==> design.v <==
module ALU(
	input logic [1:0] i_ALU_Op,
	input logic [15:0] i_ALU_1,
	input logic [15:0] i_ALU_2,
	output logic [15:0] o_ALU_out,
	output o_N,
	output o_Z
);
	logic [15:0] ALU_out_temp;
	assign o_ALU_out = ALU_out_temp;
	assign o_N = o_ALU_out[15];
	assign o_Z = (o_ALU_out == 16'b0);
	always_comb begin
		case(i_ALU_Op)
			2'b00: ALU_out_temp = i_ALU_1 + i_ALU_2;
			2'b01: ALU_out_temp = i_ALU_1 - i_ALU_2;
			2'b10: ALU_out_temp = 2*i_ALU_2;
			2'b11: ALU_out_temp = i_ALU_1;
		endcase
	end
endmodule
module RF(
	input i_RF_write,
	input clk,
	input rst,
	input logic [2:0] i_reg_y,
	input logic [2:0] i_reg_x,
	input logic [2:0] i_reg_w,
	input logic [15:0] i_data_w,
	output logic [15:0] o_data_1,
	output logic [15:0] o_data_2
);
	logic [15:0] r0;
	logic [15:0] r1;
	logic [15:0] r2;
	logic [15:0] r3;
	logic [15:0] r4;
	logic [15:0] r5;
	logic [15:0] r6;
	logic [15:0] r7;
	logic [15:0] data_temp_1;
	logic [15:0] data_temp_2;
	assign o_data_1 = data_temp_1;
	assign o_data_2 = data_temp_2;
	always_comb begin
		case(i_reg_x)
			3'b000: data_temp_1 = r0;
			3'b001: data_temp_1 = r1;
			3'b010: data_temp_1 = r2;
			3'b011: data_temp_1 = r3;
			3'b100: data_temp_1 = r4;
			3'b101: data_temp_1 = r5;
			3'b110: data_temp_1 = r6;
			3'b111: data_temp_1 = r7;
		endcase
		case(i_reg_y)
			3'b000: data_temp_2 = r0;
			3'b001: data_temp_2 = r1;
			3'b010: data_temp_2 = r2;
			3'b011: data_temp_2 = r3;
			3'b100: data_temp_2 = r4;
			3'b101: data_temp_2 = r5;
			3'b110: data_temp_2 = r6;
			3'b111: data_temp_2 = r7;
		endcase
	end
	always_ff @(posedge clk or posedge rst) begin
		if(rst) begin
			r0 = 16'b0;
			r1 = 16'b0;
			r2 = 16'b0;
			r3 = 16'b0;
			r4 = 16'b0;
			r5 = 16'b0;
			r6 = 16'b0;
			r7 = 16'b0;
		end else begin 
			if(i_RF_write) begin
				case(i_reg_w)
					3'b000: r0 = i_data_w;
					3'b001: r1 = i_data_w;
					3'b010: r2 = i_data_w;
					3'b011: r3 = i_data_w;
					3'b100: r4 = i_data_w;
					3'b101: r5 = i_data_w;
					3'b110: r6 = i_data_w;
					3'b111: r7 = i_data_w;
				endcase
			end
		end
	end
endmodule
module datapath(
	input rst,
	input clk, 
	input logic [15:0] i_mem_rddata,
	input logic i_PC_write,
	input logic i_Addr_sel,
	input logic i_mem_wr,
	input logic i_MDR_load,
	input logic i_IR_load,
	input logic i_OpA_sel,
	input logic i_OpAB_load,
	input logic [1:0] i_ALU_1_sel,
	input logic [1:0] i_ALU_2_sel,
	input logic [1:0] i_ALUop_sel,
	input logic i_ALU_out,
	input logic i_RF_write,
	input logic i_Reg_in,
	input logic i_Flag_write,
	input logic i_RF_write_call,
	input logic i_mov_hi,
	output logic o_N,
	output logic o_Z,
	output logic [3:0] o_instr,
	output logic [15:0] o_mem_wrdata,
	output logic [15:0] o_mem_addr,
	output logic o_mem_rd,
	output logic o_mem_wr,
	output logic o_imm
);
	logic [15:0] ALU_in1;
	logic [15:0] ALU_in2;
	logic [15:0] ALU_out; 
	logic N_temp; 
	logic Z_temp;
	ALU ALU_inst(
		.i_ALU_Op(i_ALUop_sel),
		.i_ALU_1(ALU_in1),
		.i_ALU_2(ALU_in2),
		.o_ALU_out(ALU_out), 
		.o_Z(Z_temp),
		.o_N(N_temp)
	);
	always @ (posedge clk or posedge rst) begin 
		if (rst) begin 
			o_N <= 0;
			o_Z <= 0;
		end 
		else begin 
			if (i_Flag_write) begin 
				o_N <= N_temp; 
				o_Z <= Z_temp; 
			end 
		end 
	end 
	logic [2:0] reg_y;
	logic [2:0] reg_x; 
	logic [2:0] reg_w;
	logic [15:0] data_w; 
	logic [15:0] data_1;
	logic [15:0] data_2; 
	RF RF_inst (
		.i_RF_write(i_RF_write),
		.clk(clk),
		.rst(rst),
		.i_reg_y(reg_y),
		.i_reg_x(reg_x),
		.i_reg_w(reg_w),
		.i_data_w(data_w),
		.o_data_1(data_1),
		.o_data_2(data_2)
	); 
	logic [15:0] PC;
	logic [15:0] IR;
	logic [15:0] MDR; 
	logic [7:0] imm8; 
	logic [10:0] imm11; 
	logic [15:0] opA;
	logic [15:0] opB;
	logic [15:0] ALU_out_reg;
	logic [15:0] imm8_reg, imm11_reg; 
	assign imm8 = IR[15:8];
	assign imm11 = IR[15:5];
	assign imm8_reg = $signed(imm8);
	assign imm11_reg = {imm11[10], imm11[10], imm11[10], imm11[10], imm11, 1'b0};
	assign o_mem_addr = i_Addr_sel ? PC : opB;
	assign reg_x = i_OpA_sel ? 3'd1 : IR[7:5];
	assign reg_y = IR[10:8];
	assign reg_w = i_RF_write_call ? 3'b111 : reg_x;
	assign data_w = i_Reg_in ? MDR : ALU_out_reg;
	assign o_instr = IR[3:0];
	assign o_imm = IR[4]; 
	assign o_mem_wrdata = opA;
	always_comb begin
		case(i_ALU_1_sel) 
			2'b00: ALU_in1 = PC;
			2'b01: ALU_in1 = opA;
			2'b11: ALU_in1 = 16'b0;
			default: ALU_in1 = 1'b0;
		endcase
		case(i_ALU_2_sel)
			2'b00: ALU_in2 = opB;
			2'b01: ALU_in2 = 16'd2;
			2'b10: ALU_in2 = imm8_reg;
			2'b11: ALU_in2 = imm11_reg;
		endcase
	end
	always_ff @ (posedge clk) begin 
		if (rst) begin
			PC <= 16'b0; 
			IR <= 16'b0; 
			MDR <= 16'b0;
			opA <= 16'b0;
			opB <= 16'b0;
			ALU_out_reg <= 16'b0;
		end
		if(i_PC_write) PC <= ALU_out;
		if(i_IR_load) IR <= i_mem_rddata;
		if(i_OpAB_load) begin
			opA <= data_1;
			opB <= data_2;
		end
		if(i_MDR_load) MDR <= i_mem_rddata;
		if(i_ALU_out) begin
			if(i_mov_hi) ALU_out_reg <= {imm8,opA[7:0]};
			else ALU_out_reg <= ALU_out;
		end
	end 
endmodule
module control(
	input rst,
	input clk, 
	input i_N,
	input i_Z,
	input [3:0] i_instr,
	input i_imm,
	input i_mem_wait,  
	input i_mem_rddatavalid,  
	output logic o_PC_write,
	output logic o_Addr_sel,
	output logic o_mem_rd,
	output logic o_mem_wr,
	output logic o_MDR_load,
	output logic o_IR_load,
	output logic o_OpA_sel,
	output logic o_OpAB_load,
	output logic [1:0] o_ALU_1_sel,
	output logic [1:0] o_ALU_2_sel,
	output logic [1:0] o_ALUop_sel,
	output logic o_ALU_out,
	output logic o_RF_write,
	output logic o_RF_write_call,
	output logic o_Reg_in,
	output logic o_Flag_write,
	output logic o_mov_hi
);
	enum int unsigned 
	{ 
		S_RESET,
		S_FETCH,
		S_DECODE,
		S_ADD_ADDI,
		S_SAVE_MULTIPLY,
		S_LOAD_OPB,
		S_SAVE_PC,
		S_SAVE_REG,
		S_SUB_SUBI_CMP_CMPI,
		S_LD,
		S_LD_SAVE,
		S_LD_SAVE2,		
		S_ST,
		S_MV_MVI_MVHI,
		S_JR_JZ_JN,
		S_JR_JZ_JN_IMM,
		S_CALL,
		S_SAVE_REG_PC,
		S_FETCH_JMP_CALL,
		S_RX_TO_PC,
		S_DATA,
		S_SAVE_REG_PC_2,
		S_JUMP_TO_PC
	} state, nextstate;
	always_ff @ (posedge clk or posedge rst) begin
		if(rst) state <= S_RESET;
		else state <= nextstate;
	end 
	always_comb begin
		nextstate = state;
		o_PC_write = 1'b0;
		o_Addr_sel = 1'b0;
		o_mem_rd = 1'b0;
		o_mem_wr = 1'b0;
		o_MDR_load = 1'b0;
		o_IR_load = 1'b0;
		o_OpA_sel = 1'b0;
		o_OpAB_load = 1'b0;
		o_ALU_1_sel = 2'b0;
		o_ALU_2_sel = 2'b0;
		o_ALUop_sel= 2'b0;
		o_ALU_out = 1'b0;
		o_RF_write = 1'b0;
		o_Reg_in = 1'b0;
		o_Flag_write = 1'b0;
		o_RF_write_call = 1'b0;
		o_mov_hi = 1'b0;
		case(state)
			S_RESET: begin
				nextstate = S_FETCH;
			end
			S_FETCH: begin
				o_PC_write = ~i_mem_wait;  
				o_Addr_sel = 1'b1;
				o_mem_rd = 1'b1;    
				o_ALU_2_sel = 2'b01;
				nextstate = i_mem_wait ? state : S_DATA;
			end
			S_DATA: begin 
				o_IR_load = 1'b1;
				nextstate = i_mem_rddatavalid ? S_DECODE : state;
			end 
			S_DECODE: begin
				o_OpAB_load = 1'b1;
				if(i_instr == 4'b0001) 
					nextstate = S_ADD_ADDI;
				else if(i_instr == 4'b0010 | i_instr == 4'b0011)
					nextstate = S_SUB_SUBI_CMP_CMPI;
				else if(i_instr == 4'b0100)
					nextstate = S_LD;
				else if(i_instr == 4'b0101)
					nextstate = S_ST;
				else if(i_instr == 4'b0000 | i_instr == 4'b0110)
					nextstate = S_MV_MVI_MVHI;
				else if(i_instr == 4'b1000 | i_instr == 4'b1001 | i_instr == 4'b1010)
					nextstate = S_JR_JZ_JN;
				else if(i_instr == 4'b1100)
					nextstate = S_CALL;
			end
			S_ADD_ADDI: begin 
				if (i_imm) o_ALU_2_sel = 2'b10; 
				o_ALU_1_sel = 2'b01;
				o_ALU_out = 1'b1;
				o_Flag_write = 1'b1;
				nextstate = S_SAVE_REG;
			end 
			S_SAVE_REG: begin 
				o_RF_write = 1'b1;
				nextstate = S_FETCH;
			end 
			S_SAVE_MULTIPLY: begin 
				o_ALU_2_sel = 2'b11;
				o_ALU_out = 1'b1;
				o_ALUop_sel = 2'b10;
				nextstate = S_SAVE_REG_PC; 
			end 
			S_SAVE_REG_PC: begin
				o_RF_write = 1'b1;
				nextstate = S_LOAD_OPB;
			end
			S_LOAD_OPB: begin
				o_OpAB_load = 1'b1;
				nextstate = S_SAVE_PC;
			end
			S_SAVE_PC: begin
				o_PC_write = 1'b1;
				nextstate = S_FETCH;
			end
			S_SUB_SUBI_CMP_CMPI: begin 
				if (i_imm) begin 
					o_ALU_1_sel = 2'b01; 
					o_ALU_2_sel = 2'b10; 
					o_ALUop_sel = 2'b01; 
					o_ALU_out = 1'b1; 
					o_Flag_write = 1'b1; 
					if (i_instr == 4'b0010)
						nextstate = S_SAVE_REG; 
					else if (i_instr == 4'b0011)
						nextstate = S_FETCH; 
				end else begin 
					o_ALU_1_sel = 2'b01; 
					o_ALUop_sel = 2'b01; 
					o_ALU_out = 1'b1; 
					o_Flag_write = 1'b1; 
					if (i_instr == 4'b0010)
						nextstate = S_SAVE_REG; 
					else if (i_instr == 4'b0011)
						nextstate = S_FETCH; 
				end
			end 
			S_LD: begin 
				o_mem_rd = 1'b1;  
				nextstate = i_mem_wait ? state : S_LD_SAVE; 
			end
			S_LD_SAVE: begin
				o_MDR_load = 1'b1;
				nextstate = i_mem_rddatavalid ? S_LD_SAVE2 : state;
			end
			S_LD_SAVE2: begin 
				o_ALU_out = 1'b1;
				o_RF_write = 1'b1;
				o_Reg_in = 1'b1;
				nextstate = S_FETCH; 
			end 
			S_ST: begin
				o_mem_wr = 1'b1;  
				nextstate = i_mem_wait ? state : S_FETCH; 
			end
			S_MV_MVI_MVHI: begin
				if(i_instr == 4'b0000) begin
					if(i_imm) o_ALU_2_sel = 2'b10;
					else o_ALU_2_sel = 2'b00;
					o_ALU_1_sel = 2'b11;  
					o_ALUop_sel = 2'b00;
					o_ALU_out = 1'b1;
					nextstate = S_SAVE_REG;
				end 
				else if(i_instr == 4'b0110 && i_imm) begin
					o_mov_hi = 1'b1;
					o_ALUop_sel = 2'b00;
					o_ALU_out = 1'b1;
					nextstate = S_SAVE_REG;	
				end 
			end
			S_FETCH_JMP_CALL: begin
				o_PC_write = 1'b1;
				o_ALU_1_sel = 2'b00;
				o_ALU_2_sel = 2'b11;
				o_ALU_out = 1'b1;
				nextstate = S_FETCH; 
			end
			S_JR_JZ_JN: begin
				if(i_instr == 4'b1000) begin
					if(i_imm) nextstate = S_FETCH_JMP_CALL;
					else begin
						o_PC_write = 1'b1;
						o_ALU_1_sel = 2'b01;
						o_ALUop_sel = 2'b11;
						nextstate = S_FETCH;
					end
				end
				if(i_instr == 4'b1001) begin
					if(i_Z) begin
						if(i_imm) nextstate = S_FETCH_JMP_CALL;
						else begin
							o_PC_write = 1'b1;
							o_ALU_1_sel = 2'b01;
							o_ALUop_sel = 2'b11;
							nextstate =  S_FETCH;
						end
					end
					else nextstate = S_FETCH;
				end
				if(i_instr == 4'b1010) begin
					if(i_N) begin
						if(i_imm) nextstate = S_FETCH_JMP_CALL;
						else begin
							o_PC_write = 1'b1;
							o_ALU_1_sel = 2'b01;
							o_ALUop_sel = 2'b11;
							nextstate =  S_FETCH;
						end
					end
					else nextstate = S_FETCH;
				end
			end
			S_CALL: begin
				o_ALU_1_sel = 1'b0;
				o_ALUop_sel = 2'b11;
				o_ALU_out = 1'b1;
				nextstate = S_SAVE_REG_PC_2;
			end
			S_SAVE_REG_PC_2: begin
				o_RF_write = 1'b1;
				o_RF_write_call = 1'b1;
				if(i_imm) nextstate = S_FETCH_JMP_CALL;
				else nextstate = S_RX_TO_PC;
			end
			S_RX_TO_PC: begin
				o_PC_write = 1'b1;
				o_ALU_1_sel = 2'b01;
				nextstate = S_FETCH;
			end
		endcase
	end
endmodule
module cpu(
	input clk,
	input reset,
	input logic [15:0] i_mem_rddata,
	input logic i_mem_wait,  
	input logic i_mem_rddatavalid,  
	output logic [15:0] o_mem_wrdata,
	output logic [15:0] o_mem_addr,
	output logic o_mem_rd,
	output logic o_mem_wr
);
	logic PC_write;
	logic Addr_sel;
	logic mem_rd;
	logic mem_wr;
	logic MDR_load;
	logic IR_load;
	logic OpA_sel;
	logic OpAB_load;
	logic [1:0] ALU_1_sel;
	logic [1:0] ALU_2_sel;
	logic [1:0] ALUop_sel;
	logic ALU_out;
	logic RF_write;
	logic Reg_in;
	logic Flag_write;
	logic RF_write_call;
	logic mov_hi;
	logic N, Z, imm;
	logic [3:0] instr;
	datapath data(
		.rst(reset),
		.clk(clk), 
		.i_mem_rddata(i_mem_rddata),
		.i_PC_write(PC_write),
		.i_Addr_sel(Addr_sel),
		.i_mem_wr(mem_wr),
		.i_MDR_load(MDR_load),
		.i_IR_load(IR_load),
		.i_OpA_sel(OpA_sel),
		.i_OpAB_load(OpAB_load),
		.i_ALU_1_sel(ALU_1_sel),
		.i_ALU_2_sel(ALU_2_sel),
		.i_ALUop_sel(ALUop_sel),
		.i_ALU_out(ALU_out),
		.i_RF_write(RF_write),
		.i_Reg_in(Reg_in),
		.i_Flag_write(Flag_write),
		.i_RF_write_call(RF_write_call),
		.i_mov_hi(mov_hi),
		.o_N(N),
		.o_Z(Z),
		.o_instr(instr),
		.o_mem_wrdata(o_mem_wrdata),
		.o_mem_addr(o_mem_addr),
		.o_mem_rd(mem_rd),
		.o_mem_wr(mem_wr),
		.o_imm(imm)
	);
	control control(
		.rst(reset),
		.clk(clk),
		.i_N(N),
		.i_Z(Z),
		.i_instr(instr),
		.i_imm(imm),
		.i_mem_wait(i_mem_wait),
		.i_mem_rddatavalid(i_mem_rddatavalid),  
		.o_PC_write(PC_write),
		.o_Addr_sel(Addr_sel),
		.o_mem_rd(o_mem_rd),
		.o_mem_wr(o_mem_wr),
		.o_MDR_load(MDR_load),
		.o_IR_load(IR_load),
		.o_OpA_sel(OpA_sel),
		.o_OpAB_load(OpAB_load),
		.o_ALU_1_sel(ALU_1_sel),
		.o_ALU_2_sel(ALU_2_sel),
		.o_ALUop_sel(ALUop_sel),
		.o_ALU_out(ALU_out),
		.o_RF_write(RF_write),
		.o_Reg_in(Reg_in),
		.o_Flag_write(Flag_write),
		.o_RF_write_call(RF_write_call),
		.o_mov_hi(mov_hi)
	);
endmodule
==> config.mk <==
export PLATFORM = sky130hd
export DESIGN_NAME = cpu
export DESIGN_NICKNAME = cpu
export VERILOG_FILES = /design/flow/design.v
export SDC_FILE = /design/flow/constraint.sdc
export NUM_CORES = 4
export LEC_CHECK = 0
export ABC_AREA = 1
export CAP_MARGIN = 20
export CORE_MARGIN = 2
export CORE_UTILIZATION = 72
export PLACE_DENSITY = 0.65
export SETUP_SLACK_MARGIN = 0.93
export SLEW_MARGIN = 20
==> constraint.sdc <==
create_clock -name core_clock -period 3.34 [get_ports {clk}]
set_input_delay 0.6680 -clock core_clock [delete_from_list [all_inputs] [get_ports {clk}]]
set_output_delay 0.6680 -clock core_clock [all_outputs]
set_load 0.01 [all_outputs]
==> run.sh <==
#!/bin/bash
# the make line also repeats each setting of config.mk as NAME=value (left out here)
make -C /OpenROAD-flow-scripts/flow DESIGN_CONFIG=/design/flow/config.mk WORK_HOME=/design/flow/orfs CLKGATE_MAP_FILE= finish
==> impl.org, run 1 <==
#+TITLE: Flow metrics

** Outcome
- Result of the run :: finished with violations
- Layout Check Fails :: negative setup slack

** Hold path
- Min-delay worst type :: input port to async pin

** Synthesis
- The biggest area contributor in the post-synthesis netlist is sky130_fd_sc_hd__dfrtp_1.
- FF+latch count, synth :: about 240
- Cells in synth_stat.txt :: between 1500 and 2000
- Net count entering floorplan :: 1605
- Number of enable-type register cells in the synthesized netlist :: about 96
- Leading cell types by count after synthesis :: 379 x sky130_fd_sc_hd__nand2_1, 219 x sky130_fd_sc_hd__inv_1, 146 x sky130_fd_sc_hd__dfrtp_1
- Seq share, synth :: 0.506
- Summed standard-cell area reported by yosys :: between 0.01 and 0.015 mm²
- Most frequent cell after synthesis :: sky130_fd_sc_hd__nand2_1
- Netlist area before placement :: 0.0130 mm²
- After technology mapping, the gate count stands at roughly 1600.
- Yosys warning count :: 4
- Xor/xnor cell area share of the yosys netlist :: 0.0135
- In the synthesized netlist the async set-or-reset flop fraction comes to 0.605.
- Sorting the synthesized cells by area gives the leading types as sky130_fd_sc_hd__dfrtp_1 28%, sky130_fd_sc_hd__edfxtp_1 22%, sky130_fd_sc_hd__nand2_1 11%.
- Yosys top cell area share :: 0.282
- Post-synthesis share of cell area spent on full adders, half adders and majority gates :: 0.0170
- In this run, the synthesized area fraction spent on and/or/nand/nor cells is recorded as 0.209.
- The netlist uses 52 different library cells.
- Post-synth the commonest register cell is sky130_fd_sc_hd__dfrtp_1.
- Main kind of combinational logic by area :: simple AND/OR/NAND/NOR gates
- Syn_area_per_cell :: 8.27 µm²
- Mux cell area share after synthesis :: 0
- Aoi share :: 0.167

** Critical path
- Per STA, the highest per-stage delay on the worst path measures roughly 0.45 ns.
- Cell family with most CP delay :: simple AND/OR/NAND/NOR gates
- The worst register-to-register path begins at data.IR[1].
- Total stage count of the critical path :: 32
- STA classifies the critical path startpoint as a flop.
- The worst setup path is of the flop to flop kind.
- In this run the worst setup path begins at data.IR[1].
- Peak fanout along the critical path :: 4
- Worst setup path endpoint :: data.o_Z
- Setup slack of the worst register-to-register path :: -1.26 ns
- Data arrives at the worst endpoint at 5.08 ns.
- For this design, the slowest cell found on the critical path is sky130_fd_sc_hd__edfxtp_1.
- Endpoint required time on the critical path :: 3.83 ns
- The worst register-to-register path ends at data.o_Z.
- STA classifies the critical path endpoint as a flop.
- Number of cell instances on the worst register-to-register path :: 32
- Counting both buffers and inverters, the worst setup path holds a total of 6.

** Timing
- In the post-route analysis, the smallest setup slack over all paths is -1.26 ns.
- Total Negative Setup Slacks :: -26.81 ns
- Final period utilization :: 1.38
- The final max-slew violation count recorded for this run is 0.
- In this build the clock could be raised as far as 218 MHz.
- Worst Skew :: about 0.014 ns
- Setup repair after global routing could not meet its margin everywhere.
- The smallest clock period supported by the final layout is computed as 4.60 ns.
- Looking at the max-slew report, the worst-margin pin has a slew of 1.10 ns.
- Hold Fails Final Rpt :: 0
- The final report lists the setup-violating endpoint count as 30.
- The worst pin sits at a relative slew slack of 0.263.

** Drt
- Inserted Diodes :: 0
- Antenna-violating nets left :: 0
- The routed design has 53200 µm of wire.
- Across all layers, the routed design uses approximately 14000 vias.
- Number of iterations in the first detailed-routing pass :: 15
- DRC marker count from the first detailed-route iteration :: 3032
- Drt drc :: 0
- Per the detail_route report, vias per standard cell equal just over 7.
- Avg WL per Cell :: around 26 µm

** Floorplan
- Core area :: between 0.015 and 0.02 mm²
- Horizontal extent of the die :: between 100 and 150 µm
- According to the floorplan report, the die height is 138 µm.
- Top-level I/O count :: 54
- The initial utilization of the core area, before any placement, comes to 0.727.
- Floorplan die area :: 0.0191 mm²
- Core Rows :: roughly 50

** Place
- Placed cells :: around 1900
- Placer Congestion :: just under 1
- The wire-length estimate of the detail-placed layout is slightly below 30000 µm.
- Before CTS, the worst setup slack after placement is -0.837 ns.
- As logged by OpenROAD, the buffers inserted on ports number about 53.
- The placement stage leaves a total instance area of roughly 0.015 mm².

** GRT
- The number of global-route vias before repair came to around 13000.
- The number of antenna violations at the first check in global routing came to 0.
- The first global-routing pass estimated between 60000 and 70000 µm of wire.
- Entering global routing, the biggest net connects roughly 120 pins.
- Total grt overflow :: 0
- Global routing usage summed across all routing layers :: 0.451

** Final layout
- The finished cells cover between 0.015 and 0.02 mm².
- Final Instance Count excl. Fillers :: between 2000 and 2500
- Signed area change from the synthesized netlist to the final layout :: 27.5%
- In the final design database the tool counted about 1800 nets.

** Power
- Per the OpenROAD power report, leakage power amounts to approximately 7.5 nW.
- For this design the ratio of total power to cell area is roughly 1200 mW/mm².
- Sequential logic power :: 5.28 mW
- The power report puts the net switching power at between 9 and 10 mW.
- Comb pwr share :: 0.604
- Power dissipated in the clock network :: about 2.9 mW
- The power report attributes to the sequential group a share of 0.257.
- IR analysis of the VDD net gives a maximum drop of 0.00169 V.
- Reported combinational group power :: approximately 12 mW
- Sw frac :: 0.468
- The internal power of the cells totals about 11 mW.
- The largest part of the power goes to combinational logic.
- Relative contribution of the clock network to total power :: 0.139

** Clock tree
- CTS root buf :: sky130_fd_sc_hd__clkbuf_16
- CTS saw roughly 240 sinks.
- Clock latency reported for the late side of the worst-skew pair :: 0.56 ns
- The longest clock path from root to sink contains 3 buffers.
- After clock tree synthesis, the clock-pin slew on the worst setup and hold paths is roughly 0.07 ns.
- Per the CTS log, the maximum H-tree level is 1.
- The report puts the hold buffer count at CTS at 0.
- TritonCTS built the clock tree.
- The number of clock buffers added by TritonCTS is 26.

** Job
- Total of max-cap violations :: 0
- The tool warning count for the run is 33.
==> per-stage QoR <==
step / utilization / power (mW) / hold WS, ns
2_1_floorplan: - / 10.7 / 0.375
3_3_place_gp: 0.829 / 14.1 / 0.459
3_5_place_dp: 0.829 / 14.5 / 0.451
4_1_cts: 0.893 / 18.1 / 0.453
5_1_grt: 0.926 / 21.1 / 0.471
6_report: 0.926 / 20.6 / 0.465
==> routing by layer <==
metal	global-route usage	vias to the layer above	part of all wire
li1	-	5698	-
met1	0.569	6433	0.30
met2	0.710	1720	0.42
met3	0.112	623	0.17
met4	0.280	0	0.11
met5	0	-	0
==> what timing repair did <==
item	CTS	global route
gates cloned	0	2
buffers inserted	21	18
gates resized	93	146
pin swaps	34	27
setup endpoints to repair	84	127
==> area by class of cell <==
class | count | area, µm²
Clock inverter | 14 | 138
Sequential cell | 243 | 6560
Timing Repair Buffer | 241 | 2050
Fill cell | 644 | 1310
Timing Repair inverter | 1 | 5.00
Multi-Input combinational cell | 1032 | 5900
Clock buffer | 33 | 697
Inverter | 228 | 888
Tap cell | 229 | 287
==> run 2: changes to the inputs <==
Settings changed: ABC_AREA 1 to default, CORE_MARGIN 2 to 10, CORE_UTILIZATION 72 to 19, CTS_CLUSTER_SIZE from default to 12, MAX_ROUTING_LAYER from default to met4, PLACE_DENSITY 0.65 to default, PLACE_DENSITY_LB_ADDON from default to 0.12, SETUP_SLACK_MARGIN 0.93 to default.
Clock period 3.34 ns to 7.38 ns, I/O delays scaled along.
==> impl.org, run 2 <==
#+TITLE: Flow metrics

** Floorplan
- Die boundary height :: 284 µm (was 138 µm)
- Horizontal extent of the die :: 284 µm (was 138 µm)
- The count of pins on the block boundary came to 54 (unchanged).
- The overall die area was 0.0807 mm² (was 0.0191 mm²).
- The core utilization before placement came to 0.192 (was 0.727).
- Core area :: 0.0688 mm² (was 0.0178 mm²)
- Core Rows :: 96 (was 49)

** Drt
- The aggregate routed wire length is 53000 µm (was 53200 µm).
- The via count of the routed design is 10629 (was 14474).
- Inserted Diodes :: 0 (unchanged)
- Number of iterations in the first detailed-routing pass :: 5 (was 15)
- Drt drc :: 0 (unchanged)
- The starting DRC count in detailed routing came to 687 (was 3032).
- The routed length per placed instance was 22.3 µm (was 26.3 µm).
- Via density per instance :: 4.47 (was 7.16)
- Antenna-violating nets left :: 0 (unchanged)

** Timing
- # setup viols final :: 0 (was 30)
- WHS :: 0.478 ns (was 0.465 ns)
- Crit path time final :: 5.42 ns (was 4.60 ns)
- The final period utilization came to 0.735 (was 1.38).
- Hold Fails Final Rpt :: 0 (unchanged)
- Transition time at the pin with the least slew margin :: 1.14 ns (was 1.10 ns)
- Worst Skew :: 0.0212 ns (was 0.0142 ns)
- The number of slew-limit violations in the final report is 0 (unchanged).
- Setup repair after global routing missed its margin :: no (was yes)
- The final total negative setup slack came to 0 ns (was -26.81 ns).
- Max Freq :: 184 MHz (was 218 MHz)
- The relative max-transition margin was 0.218 (was 0.263).

** Synthesis
- The area fraction in full adders, half adders and majority gates is 0.0174 (was 0.0170).
- The top cell type by total area after synthesis is sky130_fd_sc_hd__dfrtp_1 (unchanged).
- The count of flip-flops with a built-in enable after synthesis is 96 (unchanged).
- Xor/xnor cell area share of the yosys netlist :: 0.0145 (was 0.0135)
- The Yosys chip area came to 0.0132 mm² (was 0.0130 mm²).
- Cells in synth_stat.txt :: 1398 (was 1568)
- Synth area leaders: sky130_fd_sc_hd__dfrtp_1 28%, sky130_fd_sc_hd__edfxtp_1 22%, sky130_fd_sc_hd__a21oi_1 5.7% (was sky130_fd_sc_hd__dfrtp_1 28%, sky130_fd_sc_hd__edfxtp_1 22%, sky130_fd_sc_hd__nand2_1 11%).
- The area fraction in mux cells was 0.0846 (was 0).
- The compound-cell area share of the yosys netlist is 0.188 (was 0.167).
- Syn_area_per_cell :: 9.47 µm² (was 8.27 µm²)
- Leading cell types by count after synthesis :: 195 x sky130_fd_sc_hd__nor2_1, 152 x sky130_fd_sc_hd__a21oi_1, 150 x sky130_fd_sc_hd__nand2_1 (was 379 x sky130_fd_sc_hd__nand2_1, 219 x sky130_fd_sc_hd__inv_1, 146 x sky130_fd_sc_hd__dfrtp_1)
- The synthesized cell area was 0.0132 mm² (was 0.0130 mm²).
- The number of register bits inferred by synthesis came to 243 (unchanged).
- The cell with the most instances after synthesis was sky130_fd_sc_hd__nor2_1 (was sky130_fd_sc_hd__nand2_1).
- Net count entering floorplan :: 1435 (was 1605)
- The number of instances in the synthesized netlist was 1398 (was 1568).
- Main kind of combinational logic by area :: AND-OR/OR-AND gates (was simple AND/OR/NAND/NOR gates)
- Yosys top cell area share :: 0.276 (was 0.282)
- Main synth FF type :: sky130_fd_sc_hd__dfrtp_1 (unchanged)
- Post-synthesis cell type count :: 69 (was 52)
- Seq share, synth :: 0.496 (was 0.506)
- Post-synthesis share of cell area spent on and, or, nand and nor gates :: 0.164 (was 0.209)
- Async SR Flop Fraction :: 0.605 (unchanged)
- The yosys warning tally is 4 (unchanged).

** GRT
- First-pass GRT wire length :: 77700 µm (was 67900 µm)
- The number of global-route vias before repair came to 10557 (was 12997).
- The sum of overflow across all layers after global routing is 0 (unchanged).
- Global routing usage summed across all routing layers :: 0.132 (was 0.451)
- Pin count of the biggest net entering global routing :: 59 (was 121)
- Initial antenna violation count :: 1 (was 0)

** Place
- DP Area :: 0.0149 mm² (was 0.0148 mm²)
- The total half-perimeter wirelength after legalization and detailed placement came to 38200 µm (was 29100 µm).
- The number of port buffers is 53 (unchanged).
- The placed instance count is 2320 (was 1933).
- Placer Congestion :: 0.855 (was 0.988)

** Critical path
- The nature of the critical path endpoint is a flop (unchanged).
- Most common cell on crit path :: sky130_fd_sc_hd__a211oi_1
- Worst reg2reg path startpoint :: data.IR[2] (was data.IR[1])
- The origin of the worst setup path is data.IR[2] (was data.IR[1]).
- The critical path goes through or3b_2, o21a_4, a32oi_2, nand2_2, nor4_4, nand3_1, nor4_1, a31oi_1, o21ai_0, a211oi_1, ha_1, a21o_1, a31o_2, or2_2, mux2i_1, xnor2_1, a211oi_1.
- Peak fanout along the critical path :: 15 (was 4)
- The number of cells on the critical path came to 17 (was 32).
- The family with the most delay on the worst path is simple AND/OR/NAND/NOR gates (unchanged).
- Number of buffers and inverters on the critical path :: 0 (was 6)
- Maximum single-stage delay on the critical path :: 0.62 ns (was 0.45 ns)
- Crit path arrival time :: 5.69 ns (was 5.08 ns)
- Worst setup path endpoint :: data.ALU_out_reg[15] (was data.o_Z)
- Setup slack of the worst register-to-register path :: 1.96 ns (was -1.26 ns)
- The category of the critical setup timing path is flop to flop (unchanged).
- The depth of the worst register-to-register path came to 17 (was 32).
- The critical path's slowest cell is sky130_fd_sc_hd__nor4_1 (was sky130_fd_sc_hd__edfxtp_1).
- Endpoint required time on the critical path :: 7.65 ns (was 3.83 ns)
- The destination of the worst register-to-register timing path is data.ALU_out_reg[15] (was data.o_Z).
- The sort of element at the start of the critical path was a flop (unchanged).

** Power
- Power dissipated in the clock network :: 1.58 mW (was 2.86 mW)
- Top Consumer :: combinational logic (unchanged)
- The combinational cell power is 3.31 mW (was 12.4 mW).
- Overall power of the completed layout :: 7.35 mW (was 20.6 mW)
- VDD IR-drop max :: 0.000164 V (was 0.00169 V)
- The combinational share of power came to 0.450 (was 0.604).
- The power dissipated in sequential cells is 2.46 mW (was 5.28 mW).
- The net switching component of the power came to 3.11 mW (was 9.63 mW).
- The clock network fraction of design power is 0.215 (was 0.139).
- Leakage dissipation :: 6.27 nW (was 7.46 nW)
- The power density over cell area is 461 mW/mm² (was 1240 mW/mm²).
- Fraction of power consumed by sequential logic :: 0.335 (was 0.257)
- Internal :: 4.23 mW (was 10.9 mW)
- Sw frac :: 0.424 (was 0.468)

** Job
- The number of warnings in the stage logs is 26 (was 33).
- The number of maximum-capacitance violations came to 0 (unchanged).

** Clock tree
- The buffers inserted during post-CTS setup optimization came to 0 (was 21).
- The count of hold-fix buffers inserted at cts was 0 (unchanged).
- The insertion delay at the late pin of the worst-skew pair was 0.54 ns (was 0.56 ns).
- Number of levels in the clock H-tree :: 2 (was 1)
- The post-cts repair resize count was 0 (was 93).
- CTS root buf :: sky130_fd_sc_hd__clkbuf_16 (unchanged)
- The maximum buffer depth of the clock tree is 3 (unchanged).
- The TritonCTS sink count was 243 (unchanged).
- The TritonCTS buffer count was 34 (was 26).
- The clock-pin slew of the registers on the worst-case setup and hold paths is 0.06 ns (was 0.07 ns).
- The clock tree from TritonCTS is done (unchanged).

** Hold path
- The startpoint identified for the worst hold timing path is data.RF_inst.r1[13].
- The class of the most critical hold timing path was flop to flop (was input port to async pin).
- The report gives the cell count of the worst hold path as 2.
- Worst Hold Path EP :: data.RF_inst.r1[13]

** Outcome
- Result of the run: no timing/DRC/antenna violations (was finished with violations).

** Final layout
- The area growth from synthesis to layout came to 20.3% (was 27.5%).
- Fill count :: 7394 (was 644)
- The number of standard cells in the layout, taps in and fillers out was 2376 (was 2021).
- Layout Cell Area excl Fill :: 0.0159 mm² (was 0.0165 mm²)
- The number of nets in the layout came to 1462 (was 1810).
[run 2: per-stage QoR]
stage / utilization / setup WS [ns]
floorplan: - / 0.804
global placement: 0.216 / 1.87
detailed placement: 0.216 / 1.90
CTS: 0.231 / 1.89
global route: 0.232 / 1.52
finish: 0.232 / 1.96
[run 2: layout make-up]
type | count | area [µm²] | area share
clock buffers | 46 | 967 | 0.0607
clock inverters | 10 | 82.6 | 0.00518
well taps | 931 | 1160 | 0.0731
flip-flops and latches | 243 | 6560 | 0.412
inverters | 32 | 125 | 0.00785
repair buffers | 83 | 756 | 0.0474
multi-input cells | 1031 | 6280 | 0.394
[run 2: routing by layer]
metal  up-vias  global-route usage  share of wire
li1       5069                   -              -
met1      5256               0.171           0.46
met2       238               0.213           0.48
met3        66              0.0203          0.042
met4         0              0.0352          0.023
met5         -                   -              0
==> run 3: changes to the inputs <==
Settings changed: CORE_MARGIN 10 to 2, CORE_UTILIZATION 19 to 59, MAX_ROUTING_LAYER met4 to default, SETUP_SLACK_MARGIN from default to 0.67.
Clock period 7.38 ns to 4.64 ns, I/O delays scaled along.
==> impl.org, run 3 <==
#+TITLE: Flow metrics

** GRT
- Total grt overflow :: 0 (unchanged)
- The wire length of the first global-routing pass was 63600 µm (was 77700 µm).
- The number of global-route vias before repair is 11127 (was 10557).
- Initial antenna violation count :: 0 (was 1)
- The pin count of the biggest net entering global routing is 131 (was 59).
- Global routing usage summed across all routing layers :: 0.348 (was 0.132)

** Hold path
- The class of the most critical hold timing path was flop to flop (unchanged).
- Hold Crit Start :: control.state[1] (was data.RF_inst.r1[13])
- The capture endpoint of the worst hold path is control.state[11] (was data.RF_inst.r1[13]).
- The worst hold path stage count is 0 (was 2).

** Critical path
- Number of cell instances on the worst register-to-register path :: 22 (was 17)
- Number of buffers and inverters on the critical path :: 5 (was 0)
- The family with the most delay on the worst path is simple AND/OR/NAND/NOR gates (unchanged).
- Critical-path cell list :: or3b_4, o21a_4, buf_4, a32oi_2, nand2_2, nor4_4, buf_4, buf_4, buf_4, nand2_1, nand2_1, xor2_1, ha_1, or2_2, a21oi_1, a21oi_2, a31o_2, or2_4, mux2i_4, xnor2_2, buf_4, a32o_1 (was or3b_2, o21a_4, a32oi_2, nand2_2, nor4_4, nand3_1, nor4_1, a31oi_1, o21ai_0, a211oi_1, ha_1, a21o_1, a31o_2, or2_2, mux2i_1, xnor2_1, a211oi_1)
- The critical path's slowest cell is sky130_fd_sc_hd__or3b_4 (was sky130_fd_sc_hd__nor4_1).
- The sort of element at the start of the critical path is a flop (unchanged).
- Maximum single-stage delay on the critical path :: 0.41 ns (was 0.62 ns)
- Worst setup path endpoint :: data.o_Z (was data.ALU_out_reg[15])
- R2r endpoint :: data.o_Z (was data.ALU_out_reg[15])
- Crit path capture type :: flop (unchanged)
- Endpoint required time on the critical path :: 5.07 ns (was 7.65 ns)
- Total stage count of the critical path :: 22 (was 17)
- The reg2reg setup slack was 0.11 ns (was 1.96 ns).
- The origin of the worst setup path is data.IR[0] (was data.IR[2]).
- Most common cell on crit path :: sky130_fd_sc_hd__buf_4 (was sky130_fd_sc_hd__a211oi_1)
- Crit path arrival time :: 4.96 ns (was 5.69 ns)
- The startpoint of the lowest-slack register-to-register path is data.IR[0] (was data.IR[2]).
- Peak fanout along the critical path :: 6 (was 15)
- Type of the setup path with the least slack :: flop to flop (unchanged)

** Place
- Placed wire-length estimate after detailed placement :: 27700 µm (was 38200 µm)
- The number of port buffers came to 53 (unchanged).
- Placer Congestion :: 0.976 (was 0.855)

** Clock tree
- # hold bufs at CTS :: 0 (unchanged)
- Number of levels in the clock H-tree :: 1 (was 2)
- The TritonCTS sink count is 243 (unchanged).
- The clock tree from TritonCTS is done (unchanged).
- Clock latency reported for the late side of the worst-skew pair :: 0.55 ns (was 0.54 ns)
- Clock edge transition at the registers on the reported setup and hold paths :: 0.06 ns (about the same)
- The TritonCTS buffer count came to 27 (was 34).
- The library cell used as clock root buffer is sky130_fd_sc_hd__clkbuf_16 (unchanged).
- The maximum buffer depth of the clock tree was 3 (unchanged).

** Floorplan
- Core area :: 0.0220 mm² (was 0.0688 mm²)
- Die boundary height :: 154 µm (was 284 µm)
- Fraction of the core area occupied by cells at floorplan :: 0.603 (was 0.192)
- Core Rows :: 54 (was 96)
- The count of pins on the block boundary came to 54 (unchanged).
- The overall die area was 0.0237 mm² (was 0.0807 mm²).
- The overall die width came to 154 µm (was 284 µm).

** Synthesis
- Summed standard-cell area reported by yosys :: 0.0132 mm² (unchanged)
- Main synth FF type :: sky130_fd_sc_hd__dfrtp_1 (unchanged)
- Post-synthesis cell type count :: 69 (unchanged)
- Yosys top cell area share :: 0.276 (unchanged)
- The number of instances in the synthesized netlist came to 1398 (unchanged).
- The yosys warning tally was 4 (unchanged).
- Number of enable-type register cells in the synthesized netlist :: 96 (unchanged)
- Async SR Flop Fraction :: 0.605 (unchanged)
- The number of register bits inferred by synthesis is 243 (unchanged).
- Leading cell types by count after synthesis :: 195 x sky130_fd_sc_hd__nor2_1, 152 x sky130_fd_sc_hd__a21oi_1, 150 x sky130_fd_sc_hd__nand2_1 (unchanged)
- Synth area leaders: sky130_fd_sc_hd__dfrtp_1 28%, sky130_fd_sc_hd__edfxtp_1 22%, sky130_fd_sc_hd__a21oi_1 5.7% (unchanged).
- The post-synthesis share of cell area spent on xor and xnor gates is 0.0145 (unchanged).
- The top cell type by total area after synthesis is sky130_fd_sc_hd__dfrtp_1 (unchanged).
- Most frequent cell after synthesis :: sky130_fd_sc_hd__nor2_1 (unchanged)
- The synthesized cell area came to 0.0132 mm² (unchanged).
- Post-synthesis share of cell area spent on and, or, nand and nor gates :: 0.164 (unchanged)
- Cells in synth_stat.txt :: 1398 (unchanged)
- Seq share, synth :: 0.496 (unchanged)
- The compound-cell area share of the yosys netlist is 0.188 (unchanged).
- The area fraction in mux cells came to 0.0846 (unchanged).
- Post-synthesis share of cell area spent on full adders, half adders and majority gates :: 0.0174 (unchanged)
- Net count entering floorplan :: 1435 (unchanged)
- The dominant non-sequential cell family after synthesis is AND-OR/OR-AND gates (unchanged).
- Syn_area_per_cell :: 9.47 µm² (unchanged)

** Power
- Comb pwr share :: 0.542 (was 0.450)
- Relative contribution of the clock network to total power :: 0.165 (was 0.215)
- The leakage power summed over all cells was 6.71 nW (was 6.27 nW).
- The group with the largest share of power was combinational logic (unchanged).
- The fraction of power spent switching nets came to 0.406 (was 0.424).
- The power dissipated in sequential cells came to 3.83 mW (was 2.46 mW).
- VDD IR-drop max :: 0.000458 V (was 0.000164 V)
- The combinational cell power was 7.07 mW (was 3.31 mW).
- Fraction of power consumed by sequential logic :: 0.293 (was 0.335)
- The internal power is 7.75 mW (was 4.23 mW).
- The net switching component of the power was 5.30 mW (was 3.11 mW).
- Pwr Density :: 805 mW/mm² (was 461 mW/mm²)
- The power of the clock network was 2.15 mW (was 1.58 mW).

** Timing
- The transition time at the pin with the least slew margin came to 1.16 ns (was 1.14 ns).
- Worst Skew :: 0.0167 ns (was 0.0212 ns)
- WHS :: 0.472 ns (was 0.478 ns)
- The number of slew-limit violations in the final report is 0 (unchanged).
- Setup repair after global routing missed its margin: yes (was no).
- Headroom to the max-slew limit :: 0.224 (was 0.218)
- The final tally of setup violations was 0 (unchanged).
- The maximum achievable frequency was 221 MHz (was 184 MHz).
- Crit path time final :: 4.53 ns (was 5.42 ns)
- The final period utilization was 0.977 (was 0.735).
- The count of final hold-check violations is 0 (unchanged).
- Total Negative Setup Slacks :: 0 ns (unchanged)

** Drt
- The final antenna-violating net count came to 0 (unchanged).
- Routed Wire Length :: 41100 µm (was 53000 µm)
- Routed via count :: 11571 (was 10629)
- Avg WL per Cell :: 22.8 µm (was 22.3 µm)
- The number of remaining DRC errors came to 0 (unchanged).
- Number of iterations in the first detailed-routing pass :: 5 (unchanged)
- The total inserted antenna cells came to 0 (unchanged).
- The starting DRC count in detailed routing is 1130 (was 687).
- Via density per instance :: 6.41 (was 4.47)

** Final layout
- The area growth from synthesis to layout came to 22.5% (was 20.3%).
- The number of nets in the layout came to 1542 (was 1462).

** Job
- Total number of warnings across the stage logs :: 31 (was 26)
- The number of maximum-capacitance violations is 0 (unchanged).

** Outcome
- Result of the run :: no timing/DRC/antenna violations (unchanged)
## run 3: timing repair
action | in CTS | in global routing
setup buffers | 33 | 16
gates resized | 68 | 51
endpoints found under the setup margin | 23 | 24
pin swaps | 43 | 28
## run 3: through the flow
step | util | cells | setup slack [ns] | area (µm²) | total power [mW]
after CTS | 0.722 | 1790 | 0.163 | 15900 | 12.3
final | 0.739 | 1806 | 0.108 | 16200 | 13.1
after detailed placement | 0.656 | 1707 | -0.0452 | 14400 | 9.37
after global routing | 0.739 | 1806 | -0.141 | 16200 | 13.8
after global placement | 0.656 | 1707 | 0.0150 | 14400 | 9.26
after floorplan | - | 1398 | 0.126 | 13300 | 7.27
## run 3: per-layer routing
layer  GRT usage  wire (µm)  up-vias
li1            -          -     5240
met1       0.500      17100     5613
met2       0.541      18900      610
met3      0.0634       3840      108
met4       0.113       1390        0
met5           0          0        -
## run 3: cell type report
class	instances	area [µm²]
fillers	1576	5740
clock buffers	43	817
well taps	280	350
multi-input cells	1031	6820
inverters	32	124
clock inverters	7	77.6
flip-flops and latches	243	6560
repair buffers	170	1470
==> run 4: changes to the inputs <==
Settings changed: ABC_AREA from default to 1, CORE_UTILIZATION 59 to 72, CTS_CLUSTER_SIZE 12 to default, PLACE_DENSITY from default to 0.39, PLACE_DENSITY_LB_ADDON 0.12 to default, SETUP_SLACK_MARGIN 0.67 to default, TNS_END_PERCENT from default to 10.
Clock period 4.64 ns to 2.63 ns, I/O delays scaled along.
==> impl.org, run 4 <==
#+TITLE: Flow metrics

** Synthesis
- The synthesized netlist net count came to 1605 (was 1435).
- The number of standard cells reported by yosys was 1568 (was 1398).
- The number of instances in the synthesized netlist was 1568 (was 1398).
- The share of the synthesized area in the top cell type was 0.282 (was 0.276).
- The prevailing post-synth register cell was sky130_fd_sc_hd__dfrtp_1 (unchanged).
- Netlist area before placement :: 0.0130 mm² (was 0.0132 mm²)
- Post-synthesis share of cell area spent on and, or, nand and nor gates :: 0.209 (was 0.164)
- The yosys warning tally came to 4 (unchanged).
- The sequential element share of the synthesized area came to 0.506 (was 0.496).
- The count of flip-flops with a built-in enable after synthesis was 96 (unchanged).
- Biggest area consumer among synthesized cells :: sky130_fd_sc_hd__dfrtp_1 (unchanged)
- Syn_area_per_cell :: 8.27 µm² (was 9.47 µm²)
- Summed standard-cell area reported by yosys :: 0.0130 mm² (was 0.0132 mm²)
- Aoi share :: 0.167 (was 0.188)
- The number of register bits inferred by synthesis was 243 (unchanged).
- Most frequent cell after synthesis :: sky130_fd_sc_hd__nand2_1 (was sky130_fd_sc_hd__nor2_1)
- Xor/xnor cell area share of the yosys netlist :: 0.0135 (was 0.0145)
- Leading cell types by count after synthesis :: 379 x sky130_fd_sc_hd__nand2_1, 219 x sky130_fd_sc_hd__inv_1, 146 x sky130_fd_sc_hd__dfrtp_1 (was 195 x sky130_fd_sc_hd__nor2_1, 152 x sky130_fd_sc_hd__a21oi_1, 150 x sky130_fd_sc_hd__nand2_1)
- The area fraction in full adders, half adders and majority gates came to 0.0170 (was 0.0174).
- Mux cell area share after synthesis :: 0 (was 0.0846)
- Synth area leaders: sky130_fd_sc_hd__dfrtp_1 28%, sky130_fd_sc_hd__edfxtp_1 22%, sky130_fd_sc_hd__nand2_1 11% (was sky130_fd_sc_hd__dfrtp_1 28%, sky130_fd_sc_hd__edfxtp_1 22%, sky130_fd_sc_hd__a21oi_1 5.7%).
- The dominant non-sequential cell family after synthesis was simple AND/OR/NAND/NOR gates (was AND-OR/OR-AND gates).
- The number of unique standard cell types used by synthesis came to 52 (was 69).
- The fraction of registers with async set or reset after synthesis was 0.605 (unchanged).

** Final layout
- Signed area change from the synthesized netlist to the final layout :: 26.2% (was 22.5%)
- The number of nets in the layout was 1828 (was 1542).
- Final Instance Count excl. Fillers :: 2040 (was 1806)
- Fill count :: 715 (was 1576)
- Share of the core filled with cells in the final layout :: 0.917 (was 0.739)

** Drt
- Inserted Diodes :: 0 (unchanged)
- The aggregate routed wire length was 50200 µm (was 41100 µm).
- The starting DRC count in detailed routing came to 2826 (was 1130).
- The average via count per standard cell is 6.96 (was 6.41).
- The via count of the routed design came to 14192 (was 11571).
- The final antenna-violating net count is 0 (unchanged).
- The number of remaining DRC errors is 0 (unchanged).
- Number of iterations in the first detailed-routing pass :: 10 (was 5)
- Avg WL per Cell :: 24.6 µm (was 22.8 µm)

** Place
- Placer Congestion :: 0.989 (was 0.976)
- The placed instance count came to 1972 (was 1707).
- Port buffer count :: 53 (unchanged)
- The total half-perimeter wirelength after legalization and detailed placement came to 30000 µm (was 27700 µm).

** Timing
- Hold Fails Final Rpt :: 0 (unchanged)
- Total Negative Setup Slacks :: -37.39 ns (was 0 ns)
- Headroom to the max-slew limit :: 0.438 (was 0.224)
- Total count of max-transition violations in the final report :: 0 (unchanged)
- The worst path setup slack after routing came to -1.74 ns (was 0.108 ns).
- Worst Skew :: 0.0182 ns (was 0.0167 ns)
- # setup viols final :: 35 (was 0)
- The clock period minus worst slack came to 4.37 ns (was 4.53 ns).
- The maximum achievable frequency was 229 MHz (was 221 MHz).
- WHS :: 0.303 ns (was 0.472 ns)
- The final period utilization is 1.66 (was 0.977).
- Transition time at the pin with the least slew margin :: 0.841 ns (was 1.16 ns)
- Setup repair after global routing missed its margin :: yes (unchanged)

** Critical path
- The number of cells on the critical path is 25 (was 22).
- The family with the most delay on the worst path was simple AND/OR/NAND/NOR gates (unchanged).
- Worst reg2reg path startpoint :: data.IR[0] (unchanged)
- Endpoint required time on the critical path :: 2.92 ns (was 5.07 ns)
- The number of buffers and inverters on the critical path was 4 (was 5).
- Cell type of the slowest stage on the worst timing path :: sky130_fd_sc_hd__edfxtp_1 (was sky130_fd_sc_hd__or3b_4)
- The nature of the critical path endpoint is a flop (unchanged).
- The depth of the worst register-to-register path came to 25 (was 22).
- R2r endpoint :: data.ALU_out_reg[15] (was data.o_Z)
- The cell repeated most along the worst path is sky130_fd_sc_hd__nand2_2 (was sky130_fd_sc_hd__buf_4).
- The maximum net fanout on the critical path was 4 (was 6).
- The reg2reg setup slack is -1.74 ns (was 0.11 ns).
- The sort of element at the start of the critical path is a flop (unchanged).
- The termination of the worst setup path is data.ALU_out_reg[15] (was data.o_Z).
- Type of the setup path with the least slack :: flop to flop (unchanged)
- The arrival time of the worst setup path was 4.66 ns (was 4.96 ns).
- The origin of the worst setup path is data.IR[0] (unchanged).
- Maximum single-stage delay on the critical path :: 0.45 ns (was 0.41 ns)

** Power
- The power dissipated in sequential cells was 6.62 mW (was 3.83 mW).
- Power dissipated in the clock network :: 3.94 mW (was 2.15 mW)
- The combinational share of power came to 0.580 (was 0.542).
- The fraction of power spent switching nets came to 0.447 (was 0.406).
- Reported combinational group power :: 14.6 mW (was 7.07 mW)
- Fraction of power consumed by sequential logic :: 0.264 (was 0.293)
- VDD IR-drop max :: 0.00206 V (was 0.000458 V)
- Relative contribution of the clock network to total power :: 0.157 (was 0.165)
- Switching power of the nets :: 11.2 mW (was 5.30 mW)
- Leakage dissipation :: 7.47 nW (was 6.71 nW)
- The total chip power came to 25.1 mW (was 13.1 mW).
- The internal power was 13.9 mW (was 7.75 mW).
- Pwr Density :: 1540 mW/mm² (was 805 mW/mm²)
- The group with the largest share of power is combinational logic (unchanged).

** Outcome
- A clean result was blocked by negative setup slack.
- Result of the run: finished with violations (was no timing/DRC/antenna violations).

** Hold path
- Min-delay worst type :: input port to async pin (was flop to flop)

** Floorplan
- The core utilization before placement was 0.727 (was 0.603).
- Die boundary height :: 138 µm (was 154 µm)
- The overall die width came to 138 µm (was 154 µm).
- Floorplan die area :: 0.0191 mm² (was 0.0237 mm²)
- Top-level I/O count :: 54 (unchanged)
- Core area :: 0.0178 mm² (was 0.0220 mm²)
- Core Rows :: 49 (was 54)

** Clock tree
- CTS root buf :: sky130_fd_sc_hd__clkbuf_16 (unchanged)
- The TritonCTS sink count was 243 (unchanged).
- The count of hold-fix buffers inserted at cts came to 0 (unchanged).
- The maximum buffer depth of the clock tree is 3 (unchanged).
- Total clock buffers created by CTS :: 26 (was 27)
- Clock latency reported for the late side of the worst-skew pair :: 0.56 ns (was 0.55 ns)
- TritonCTS clock tree :: done (unchanged)
- The clock-pin slew of the registers on the worst-case setup and hold paths is 0.07 ns (was 0.06 ns).
- The count of H-tree levels built during CTS came to 1 (unchanged).

** GRT
- Total grt overflow :: 0 (unchanged)
- The number of global-route vias before repair is 13779 (was 11127).
- Global routing usage summed across all routing layers :: 0.504 (was 0.348)
- The wire length of the first global-routing pass came to 74800 µm (was 63600 µm).
- The number of antenna violations at the first check in global routing was 1 (was 0).
- The pin count of the biggest net entering global routing came to 108 (was 131).

** Job
- Total of max-cap violations :: 0 (unchanged)
- The number of warnings in the stage logs came to 33 (was 31).
[run 4: layout make-up]
type                            instances  area [µm²]  area share
Multi-Input combinational cell       1032        5590       0.341
Tap cell                              229         287      0.0175
Sequential cell                       243        6560       0.401
Timing Repair Buffer                  260        2150       0.132
Clock buffer                           32         693      0.0424
Inverter                              228         867      0.0530
Clock inverter                         16         213      0.0130
[run 4: stage by stage]
step                      area [µm²]  worst slack (ns)
after floorplan                13000             -1.91
after global placement         15000             -1.33
after detailed placement       15000             -1.46
after CTS                      16200             -1.40
after global routing           16400             -1.90
final                          16400             -1.74
[run 4: what timing repair did]
| item | 4_1_cts | 5_1_grt |
|---|---|---|
| cloned | 0 | 0 |
| buffers inserted | 17 | 3 |
| gates resized | 70 | 38 |
| endpoints found under the setup margin | 82 | 61 |
| pin swaps | 28 | 19 |
[run 4: layer usage]
layer,global-route usage,vias to the layer above,wire (µm)
met3,0.134,496,8240
met2,0.780,1608,21700
met4,0.323,0,4690
met1,0.636,6364,15600
met5,0,-,0
li1,-,5724,-
==> run 5: changes to the inputs <==
Settings changed: CAP_MARGIN 20 to 5, CELL_PAD_IN_SITES_GLOBAL_PLACEMENT from default to 1, CORE_UTILIZATION 72 to 71, CTS_CLUSTER_DIAMETER from default to 118, CTS_CLUSTER_SIZE from default to 29, GPL_TIMING_DRIVEN from default to 0, MAX_ROUTING_LAYER from default to met5, MIN_ROUTING_LAYER from default to met1, PLACE_DENSITY 0.39 to default, PLACE_DENSITY_LB_ADDON from default to 0.29, TNS_END_PERCENT 10 to default.
Clock period 2.63 ns to 4.8 ns, I/O delays scaled along.
==> impl.org, run 5 <==
#+TITLE: Physical design notes

** Outcome
- Result of the run :: aborted with a tool error (was finished with violations)
- Stage at which the flow ended :: global placement without I/O (3_1_place_gp_skip_io)
- The first error in the log reads "[ERROR FLW-0024] Place density exceeds 1.0 (current PLACE_DENSITY_LB_ADDON =  0.29). Please check if the value of  PLACE_DENSITY_LB_ADDON is between 0 and 0.99".

** Floorplan
- Floorplan die area :: 0.0194 mm² (was 0.0191 mm²)
- Core Rows :: 49 (unchanged)
- Die boundary height :: 139 µm (was 138 µm)
- The overall die width was 139 µm (was 138 µm).
- Fraction of the core area occupied by cells at floorplan :: 0.722 (was 0.727)
- The area of the core came to 0.0180 mm² (was 0.0178 mm²).

** Synthesis
- The area fraction in full adders, half adders and majority gates came to 0.0170 (unchanged).
- The dominant non-sequential cell family after synthesis was simple AND/OR/NAND/NOR gates (unchanged).
- Aoi share :: 0.167 (unchanged)
- The top cell type by total area after synthesis is sky130_fd_sc_hd__dfrtp_1 (unchanged).
- Leading cell types by count after synthesis :: 379 x sky130_fd_sc_hd__nand2_1, 219 x sky130_fd_sc_hd__inv_1, 146 x sky130_fd_sc_hd__dfrtp_1 (unchanged)
- Seq share, synth :: 0.506 (unchanged)
- Post-synthesis share of cell area spent on and, or, nand and nor gates :: 0.209 (unchanged)
- The synthesized netlist net count came to 1605 (unchanged).
- Yosys top cell area share :: 0.282 (unchanged)
- FF+latch count, synth :: 243 (unchanged)
- Xor/xnor cell area share of the yosys netlist :: 0.0135 (unchanged)
- Synth area leaders :: sky130_fd_sc_hd__dfrtp_1 28%, sky130_fd_sc_hd__edfxtp_1 22%, sky130_fd_sc_hd__nand2_1 11% (unchanged)
- Gate count after technology mapping :: 1568 (unchanged)
- Number of enable-type register cells in the synthesized netlist :: 96 (unchanged)
- Summed standard-cell area reported by yosys :: 0.0130 mm² (unchanged)
- The cell with the most instances after synthesis is sky130_fd_sc_hd__nand2_1 (unchanged).
- The fraction of registers with async set or reset after synthesis is 0.605 (unchanged).
- The synthesized cell area came to 0.0130 mm² (unchanged).
- Post-synthesis cell type count :: 52 (unchanged)
- The prevailing post-synth register cell is sky130_fd_sc_hd__dfrtp_1 (unchanged).
- The mean instance size in the synthesized netlist was 8.27 µm² (unchanged).
- Yosys warning count :: 4 (unchanged)
- Mux cell area share after synthesis :: 0 (unchanged)
- Cells in synth_stat.txt :: 1568 (unchanged)
==> run 6: changes to the inputs <==
Settings changed: CAP_MARGIN 5 to 20, CELL_PAD_IN_SITES_GLOBAL_PLACEMENT 1 to default, CORE_UTILIZATION 71 to 72, CTS_CLUSTER_DIAMETER 118 to default, CTS_CLUSTER_SIZE 29 to 32, GPL_TIMING_DRIVEN 0 to default, HOLD_SLACK_MARGIN from default to 0.27, MAX_ROUTING_LAYER met5 to default, MIN_ROUTING_LAYER met1 to default, PLACE_DENSITY_LB_ADDON 0.29 to 0.26, SETUP_SLACK_MARGIN from default to 1.0.
Clock period 4.8 ns to 3.43 ns, I/O delays scaled along.
==> impl.org, run 6 <==
#+TITLE: Physical design notes

** Outcome
- Result of the run :: aborted with a tool error (unchanged)
- The terminating stage of the flow was global routing (5_1_grt) (was global placement without I/O (3_1_place_gp_skip_io)).

** Synthesis
- The sequential element share of the synthesized area was 0.506 (unchanged).
- Leading cell types by count after synthesis :: 379 x sky130_fd_sc_hd__nand2_1, 219 x sky130_fd_sc_hd__inv_1, 146 x sky130_fd_sc_hd__dfrtp_1 (unchanged)
- The area fraction in mux cells was 0 (unchanged).
- Yosys top cell area share :: 0.282 (unchanged)
- Main synth FF type :: sky130_fd_sc_hd__dfrtp_1 (unchanged)
- The compound-cell area share of the yosys netlist came to 0.167 (unchanged).
- The yosys warning tally was 4 (unchanged).
- Biggest area consumer among synthesized cells :: sky130_fd_sc_hd__dfrtp_1 (unchanged)
- Gate count after technology mapping :: 1568 (unchanged)
- Post-synthesis cell type count :: 52 (unchanged)
- Xor/xnor cell area share of the yosys netlist :: 0.0135 (unchanged)
- Post-synthesis share of cell area spent on and, or, nand and nor gates :: 0.209 (unchanged)
- FF+latch count, synth :: 243 (unchanged)
- Post-synthesis share of cell area spent on full adders, half adders and majority gates :: 0.0170 (unchanged)
- Cells in synth_stat.txt :: 1568 (unchanged)
- Synth area leaders: sky130_fd_sc_hd__dfrtp_1 28%, sky130_fd_sc_hd__edfxtp_1 22%, sky130_fd_sc_hd__nand2_1 11% (unchanged).
- Async SR Flop Fraction :: 0.605 (unchanged)
- The synthesized cell area was 0.0130 mm² (unchanged).
- Number of enable-type register cells in the synthesized netlist :: 96 (unchanged)
- The mean instance size in the synthesized netlist was 8.27 µm² (unchanged).
- The cell with the most instances after synthesis is sky130_fd_sc_hd__nand2_1 (unchanged).
- Main kind of combinational logic by area :: simple AND/OR/NAND/NOR gates (unchanged)
- The Yosys chip area is 0.0130 mm² (unchanged).
- Net count entering floorplan :: 1605 (unchanged)

** Clock tree
- Counting every sink on the clock net gives about 240.
- Maximum clock path buffer count :: 3
- CTS root buf :: sky130_fd_sc_hd__clkbuf_16
- The number of hold buffers added after CTS was 0.
- In this run, CTS created clock tree buffers numbering 26.
- Number of levels in the clock H-tree :: 1

** Floorplan
- Floorplan die area :: 0.0191 mm² (was 0.0194 mm²)
- The area of the core is 0.0178 mm² (was 0.0180 mm²).
- The core utilization before placement came to 0.727 (was 0.722).
- The height of the die is 138 µm (was 139 µm).
- The overall die width is 138 µm (was 139 µm).
- The count of standard-cell rows came to 49 (unchanged).
- Top-level I/O count :: 54

** Place
- Port buffer count :: 53
- Placer Congestion :: roughly 0.96
- Placed wire-length estimate after detailed placement :: 30000 µm
- Timing analysis after detailed placement gives a worst setup slack of -0.674 ns.
## run 6: through the flow
stage                     TNS [ns]  instance area (µm²)  std cells
after global placement       -4.81                14800       1928
after detailed placement     -8.83                14800       1928
after CTS                    -9.39                15900       1992
after floorplan             -98.05                13100       1568
## run 6: timing repair
item / 4_1_cts
endpoints found under the setup margin: 68
endpoints found under the hold margin: 0
gates resized: 63
pin swaps: 27
buffers inserted: 16
==> run 7: changes to the inputs <==
Settings changed: CAP_MARGIN 20 to 40, CELL_PAD_IN_SITES_DETAIL_PLACEMENT from default to 1, CELL_PAD_IN_SITES_GLOBAL_PLACEMENT from default to 3, CORE_ASPECT_RATIO from default to 1.12, CORE_MARGIN 2 to 9, CORE_UTILIZATION 72 to 57, CTS_CLUSTER_SIZE 32 to default, HOLD_SLACK_MARGIN 0.27 to default, MAX_ROUTING_LAYER from default to met5, PLACE_DENSITY_LB_ADDON 0.26 to 0.23, SETUP_SLACK_MARGIN 1.0 to default.
Clock period 3.43 ns to 3.93 ns, I/O delays scaled along.
==> impl.org, run 7 <==
#+TITLE: Physical design notes

** Synthesis
- Leading cell types by count after synthesis :: 379 x sky130_fd_sc_hd__nand2_1, 219 x sky130_fd_sc_hd__inv_1, 146 x sky130_fd_sc_hd__dfrtp_1 (unchanged)
- The count of flip-flops with a built-in enable after synthesis was 96 (unchanged).
- The number of register bits inferred by synthesis was 243 (unchanged).
- The cell with the most instances after synthesis is sky130_fd_sc_hd__nand2_1 (unchanged).
- The synthesized netlist net count came to 1605 (unchanged).
- Xor/xnor cell area share of the yosys netlist :: 0.0135 (unchanged)
- Synth area leaders :: sky130_fd_sc_hd__dfrtp_1 28%, sky130_fd_sc_hd__edfxtp_1 22%, sky130_fd_sc_hd__nand2_1 11% (unchanged)
- Netlist area before placement :: 0.0130 mm² (unchanged)
- The yosys warning tally is 4 (unchanged).
- The area fraction in full adders, half adders and majority gates came to 0.0170 (unchanged).
- The sequential element share of the synthesized area was 0.506 (unchanged).
- Cells in synth_stat.txt :: 1568 (unchanged)
- The number of unique standard cell types used by synthesis came to 52 (unchanged).
- The number of instances in the synthesized netlist is 1568 (unchanged).
- Async SR Flop Fraction :: 0.605 (unchanged)
- Aoi share :: 0.167 (unchanged)
- Biggest area consumer among synthesized cells :: sky130_fd_sc_hd__dfrtp_1 (unchanged)
- The area fraction in mux cells was 0 (unchanged).
- Yosys top cell area share :: 0.282 (unchanged)
- The Yosys chip area came to 0.0130 mm² (unchanged).
- Main kind of combinational logic by area :: simple AND/OR/NAND/NOR gates (unchanged)
- Post-synthesis share of cell area spent on and, or, nand and nor gates :: 0.209 (unchanged)
- Syn_area_per_cell :: 8.27 µm² (unchanged)
- Main synth FF type :: sky130_fd_sc_hd__dfrtp_1 (unchanged)

** Floorplan
- Core area :: 0.0220 mm² (was 0.0178 mm²)
- The height of the die came to 178 µm (was 138 µm).
- The count of standard-cell rows was 57 (was 49).
- Floorplan die area :: 0.0285 mm² (was 0.0191 mm²)
- The overall die width came to 161 µm (was 138 µm).
- The core utilization before placement was 0.588 (was 0.727).

** Outcome
- The tool reported: "[ERROR FLW-0024] Place density exceeds 1.0 (current PLACE_DENSITY_LB_ADDON =  0.23). Please check if the value of  PLACE_DENSITY_LB_ADDON is between 0 and 0.99".
- Stage at which the flow ended :: global placement without I/O (3_1_place_gp_skip_io) (was global routing (5_1_grt))
- Result of the run: aborted with a tool error (unchanged).
No activity file was given, so power comes from the tool's default toggle rates.
